== alpha ==
==> flow/design.v <==
module input_buffer #(parameter DATA_WIDTH = 8, parameter SIZE = 64)(
    input logic clk,
    input logic rst,
    input logic write_en,
    input logic [DATA_WIDTH-1:0] data_in,
    output logic [DATA_WIDTH-1:0] data_out,
    input logic [$clog2(SIZE)-1:0] read_addr,
    input logic [$clog2(SIZE)-1:0] write_addr
);
    logic [DATA_WIDTH-1:0] buffer [0:SIZE-1];
    always_ff @(posedge clk or posedge rst) begin
        if (rst)
            for (int i = 0; i < SIZE; i++) buffer[i] <= 0;
        else if (write_en)
            buffer[write_addr] <= data_in;
    end
    assign data_out = buffer[read_addr];
endmodule
module weight_buffer #(parameter DATA_WIDTH = 8, parameter SIZE = 9)(
    input logic clk,
    input logic rst,
    input logic write_en,
    input logic [DATA_WIDTH-1:0] data_in,
    input logic [$clog2(SIZE)-1:0] write_addr,
    output logic [SIZE*DATA_WIDTH-1:0] weights
);
    logic [DATA_WIDTH-1:0] buffer [0:SIZE-1];
    always_ff @(posedge clk or posedge rst) begin
        if (rst)
            for (int i = 0; i < SIZE; i++) buffer[i] <= 0;
        else if (write_en)
            buffer[write_addr] <= data_in;
    end
    for (genvar g = 0; g < SIZE; g++) begin : g_out
        assign weights[g*DATA_WIDTH +: DATA_WIDTH] = buffer[g];
    end
endmodule
module conv2d_core #(parameter DATA_WIDTH = 8)(
    input logic clk,
    input logic rst,
    input logic [9*DATA_WIDTH-1:0] input_window,
    input logic [9*DATA_WIDTH-1:0] weights,
    output logic signed [2*DATA_WIDTH-1:0] conv_out
);
    logic signed [2*DATA_WIDTH-1:0] acc, acc_next;
    always_comb begin
        acc_next = 0;
        for (int i = 0; i < 9; i++) begin
            acc_next += $signed(input_window[i*DATA_WIDTH +: DATA_WIDTH]) * $signed(weights[i*DATA_WIDTH +: DATA_WIDTH]);
        end
    end
    always_ff @(posedge clk or posedge rst) begin
        if (rst)
            acc <= 0;
        else
            acc <= acc_next;
    end
    assign conv_out = acc;
endmodule
module relu #(parameter DATA_WIDTH = 16)(
    input logic signed [DATA_WIDTH-1:0] in,
    output logic signed [DATA_WIDTH-1:0] out
);
    assign out = (in > 0) ? in : 0;
endmodule
module max_pool #(parameter DATA_WIDTH = 8)(
    input logic [DATA_WIDTH-1:0] in0, in1, in2, in3,
    output logic [DATA_WIDTH-1:0] out
);
    assign out = (in0 > in1) ? (in0 > in2 ? (in0 > in3 ? in0 : in3) : (in2 > in3 ? in2 : in3)) :
                              (in1 > in2 ? (in1 > in3 ? in1 : in3) : (in2 > in3 ? in2 : in3));
endmodule
module cnn_accel (
    input  logic        clk,
    input  logic        rst,
    input  logic        wr_en,
    input  logic        wr_sel,      
    input  logic [5:0]  wr_addr,
    input  logic [7:0]  wr_data,
    input  logic        start,
    output logic        ready,
    output logic        out_valid,
    output logic [15:0] out_data
);
    typedef enum logic [1:0] {S_IDLE, S_READ, S_CONV, S_POOL} state_t;
    state_t state;
    logic [3:0] k;           
    logic [1:0] s;           
    logic [1:0] py, px;      
    logic [7:0]  pix;
    logic [5:0]  rd_addr;
    logic [71:0] weights;
    logic [7:0]  win [0:8];
    logic [71:0] win_flat;
    logic signed [15:0] conv_out, relu_out;
    logic [15:0] pool_r [0:3];
    logic [15:0] pool_out;
    logic        out_valid_r;
    assign ready = (state == S_IDLE);
    input_buffer #(.DATA_WIDTH(8), .SIZE(64)) u_ibuf (
        .clk(clk), .rst(rst),
        .write_en(wr_en & ~wr_sel & ready),
        .data_in(wr_data),
        .data_out(pix),
        .read_addr(rd_addr),
        .write_addr(wr_addr)
    );
    weight_buffer #(.DATA_WIDTH(8), .SIZE(9)) u_wbuf (
        .clk(clk), .rst(rst),
        .write_en(wr_en & wr_sel & ready),
        .data_in(wr_data),
        .write_addr(wr_addr[3:0]),
        .weights(weights)
    );
    conv2d_core #(.DATA_WIDTH(8)) u_conv (
        .clk(clk), .rst(rst),
        .input_window(win_flat),
        .weights(weights),
        .conv_out(conv_out)
    );
    for (genvar g = 0; g < 9; g++) begin : g_win
        assign win_flat[g*8 +: 8] = win[g];
    end
    relu #(.DATA_WIDTH(16)) u_relu (.in(conv_out), .out(relu_out));
    max_pool #(.DATA_WIDTH(16)) u_pool (
        .in0(pool_r[0]), .in1(pool_r[1]), .in2(pool_r[2]), .in3(pool_r[3]),
        .out(pool_out)
    );
    logic [1:0] ky, kx;
    always_comb begin
        case (k)
            4'd0: begin ky = 2'd0; kx = 2'd0; end
            4'd1: begin ky = 2'd0; kx = 2'd1; end
            4'd2: begin ky = 2'd0; kx = 2'd2; end
            4'd3: begin ky = 2'd1; kx = 2'd0; end
            4'd4: begin ky = 2'd1; kx = 2'd1; end
            4'd5: begin ky = 2'd1; kx = 2'd2; end
            4'd6: begin ky = 2'd2; kx = 2'd0; end
            4'd7: begin ky = 2'd2; kx = 2'd1; end
            default: begin ky = 2'd2; kx = 2'd2; end
        endcase
    end
    logic [2:0] row, col;
    assign row = {py, 1'b0} + {2'b00, s[1]} + {1'b0, ky};
    assign col = {px, 1'b0} + {2'b00, s[0]} + {1'b0, kx};
    assign rd_addr = {row, col};
    always_ff @(posedge clk or posedge rst) begin
        if (rst) begin
            state       <= S_IDLE;
            k           <= 4'd0;
            s           <= 2'd0;
            py          <= 2'd0;
            px          <= 2'd0;
            out_valid_r <= 1'b0;
            for (int i = 0; i < 9; i++) win[i] <= 8'd0;
            for (int i = 0; i < 4; i++) pool_r[i] <= 16'd0;
        end else begin
            out_valid_r <= 1'b0;
            case (state)
                S_IDLE: begin
                    if (start) begin
                        state <= S_READ;
                        k  <= 4'd0;
                        s  <= 2'd0;
                        py <= 2'd0;
                        px <= 2'd0;
                    end
                end
                S_READ: begin
                    win[k] <= pix;
                    if (k == 4'd8) state <= S_CONV;
                    else k <= k + 4'd1;
                end
                S_CONV: begin
                    state <= S_POOL;
                end
                S_POOL: begin
                    pool_r[s] <= relu_out;
                    k <= 4'd0;
                    if (s == 2'd3) begin
                        out_valid_r <= 1'b1;
                        s <= 2'd0;
                        if (px == 2'd2) begin
                            px <= 2'd0;
                            if (py == 2'd2) begin
                                py <= 2'd0;
                                state <= S_IDLE;
                            end else begin
                                py <= py + 2'd1;
                                state <= S_READ;
                            end
                        end else begin
                            px <= px + 2'd1;
                            state <= S_READ;
                        end
                    end else begin
                        s <= s + 2'd1;
                        state <= S_READ;
                    end
                end
                default: state <= S_IDLE;
            endcase
        end
    end
    assign out_valid = out_valid_r;
    assign out_data  = pool_out;
endmodule
clock: 11.8 ns
lec_check: 0
abc_area: 1
cap_margin: 20
core_margin: 2
core_utilization: 72
cts_cluster_size: 74
max_routing_layer: met4
place_density: 0.62
slew_margin: 20
run.sh (not shown) runs the stock make flow with config.mk's settings and CLKGATE_MAP_FILE=.
In summary, alpha completed successfully, with a layout that passed the timing, DRC and antenna checks.
Modified inputs, beta compared to alpha
- MAX_ROUTING_LAYER no longer set, was met4
- PLACE_DENSITY no longer set, was 0.62
- ABC_AREA no longer set, was 1
- CORE_UTILIZATION now 66, was 72
- CTS_CLUSTER_SIZE no longer set, was 74
- the clock period (ns, I/O delays scaled along) now 12.1, was 11.8
## What came out
beta: full flow OK, the timing, DRC and antenna checks passed
Taking beta as 1.0, alpha lands at 1.2 on total number of vias.
Compared with alpha, beta shows a higher number of distinct library cells after synthesis.
In the flow results for beta and alpha, the number of nets at floorplan is smaller on beta.
The lower power came out of alpha.
Routed wire length in beta is about 7% lower than in alpha
The global-route usage reported for beta is smaller than that of alpha by 7.2 points.
Changes observed in beta relative to alpha: portion of total power attributed to combinational logic climbed 15 points; number of signal-net buffers in the layout climbed about 45%.
Going from alpha to beta, arithmetic-cell share of the synthesized area counting full adders, half adders and majority gates grows by 0.60 points.

## oak
// cnn_accel: RTL as listed in full above, without the edits since
clock: 4.8 ns
lec_check: 0
abc_area: 1
cap_margin: 0
core_aspect_ratio: 1.09
core_margin: 2
core_utilization: 18
gpl_timing_driven: 0
place_density_lb_addon: 0.22
setup_slack_margin: 0.56
slew_margin: 35
tns_end_percent: 65
oak finished all stages; however, its layout fails the closing checks, the failures being setup timing.
For pine, these inputs were changed with respect to oak:
==> flow/config.mk <==
export PLATFORM = sky130hd
export DESIGN_NAME = cnn_accel
export DESIGN_NICKNAME = cnn_accel
export VERILOG_FILES = /design/flow/design.v
export SDC_FILE = /design/flow/constraint.sdc
export NUM_CORES = 4
export LEC_CHECK = 0
export CAP_MARGIN = 20
export CORE_MARGIN = 2
export CORE_UTILIZATION = 72
export PLACE_DENSITY = 0.66
export SLEW_MARGIN = 20
==> flow/constraint.sdc <==
create_clock -name core_clock -period 7.12 [get_ports {clk}]
set_input_delay 1.4240 -clock core_clock [delete_from_list [all_inputs] [get_ports {clk}]]
set_output_delay 1.4240 -clock core_clock [all_outputs]
set_load 0.01 [all_outputs]
--- outcome ---
- | pine | all stages done | FAIL | capacitance limit, slew limit, setup timing |
- Sort pine and oak by final max-slew violation count, ascending, and oak comes first.
- Of pine and oak, oak shows the lower per-cell routed wire length, with pine above it.
- pine vs oak, highest attainable clock frequency went up by 2.3%.
- Power after layout (pine / oak): 0.76
- The run showing the greater HPWL after detailed placement is oak.
- The beginning of the critical path comes out u_wbuf.buffer[5][0] in one run and u_wbuf.buffer[1][4] in the other, namely in oak and pine respectively.
- Relative to oak, the setup slack after placement of pine is higher by 3.47 ns.
- Standard cell with the maximum stage delay on the critical path = fa_2: pine; standard cell with the maximum stage delay on the critical path = fa_1: oak
- pine ends up with a xor/xnor share of the synthesized area that is 0.76 points higher than in oak.
- Summary: with oak as the reference, number of global-route vias before repair in pine moved down by more than 10%.
- The total internal power of pine is lower than that of oak.
Setup changes, pine to birch
-- flow/config.mk --
<<< pine, line 8
>>> birch, line 8
export ABC_AREA = 1
<<< pine, line 10
export CORE_UTILIZATION = 72
export PLACE_DENSITY = 0.66
>>> birch, line 11
export CORE_UTILIZATION = 66
==> flow/constraint.sdc <==
create_clock -name core_clock -period 5.64 [get_ports {clk}]
set_input_delay 1.1280 -clock core_clock [delete_from_list [all_inputs] [get_ports {clk}]]
set_output_delay 1.1280 -clock core_clock [all_outputs]
set_load 0.01 [all_outputs]
[flow] birch | stages: complete | final checks: fail | reason: setup timing. Going from pine to birch, met2 routing resource usage after global routing fell by 5.1 points; footprint of the multi-input gates shrank by about 3%; final area went up; via count normalized by instance count went down. The higher combined global-route utilization of all metal layers of pine and birch is in pine.
Relative to birch, the following input files were edited for maple:
-- flow/config.mk --
<<< birch, line 8
export ABC_AREA = 1
>>> maple, line 8
<<< birch, line 11
export CORE_UTILIZATION = 66
>>> maple, line 10
export CORE_UTILIZATION = 37
==> flow/constraint.sdc <==
create_clock -name core_clock -period 8.27 [get_ports {clk}]
set_input_delay 1.6540 -clock core_clock [delete_from_list [all_inputs] [get_ports {clk}]]
set_output_delay 1.6540 -clock core_clock [all_outputs]
set_load 0.01 [all_outputs]
--- outcome ---
maple closes out successfully: all stages finished, all timing, DRC and antenna checks passed.
Utilization birch -> maple: down
Overall power delta for maple relative to birch: about 2% lower
When maple is measured against birch, its mux contribution to synthesized area turns out 12 points higher.
On maximum vdd ir drop, birch beats maple.
Via count of the first global-routing pass delta for maple relative to birch: 8310 lower
birch -> maple: count of different cell masters after synthesis increased by more than half
In maple, the area used by multi-input combinational logic came out 860 µm² above the value in birch.
Cell count: maple lower than birch
Cmp maple vs birch: relative area change from synthesis to final layout lower in maple
> inputs changed (maple -> cedar)
-- flow/config.mk --
<<< maple, line 10
export CORE_UTILIZATION = 37
>>> cedar, line 10
export CORE_UTILIZATION = 57
==> flow/constraint.sdc <==
create_clock -name core_clock -period 5.2 [get_ports {clk}]
set_input_delay 1.0400 -clock core_clock [delete_from_list [all_inputs] [get_ports {clk}]]
set_output_delay 1.0400 -clock core_clock [all_outputs]
set_load 0.01 [all_outputs]
==> results <==
- In cedar the implementation ran to completion but is not tape-out ready, as the final checks report setup timing.
- Per the comparison of cedar with maple, non-clock buffering overhead in the final layout climbed 5.5 points, met2 global-route usage now larger, antenna diode instance count -3, total wire length ~0 delta, area added between synthesis and finish grew by 6.6 points.
- Diff maple -> cedar | achievable clock frequency | up by a few percent
Power is estimated from default activity; no workload was simulated.
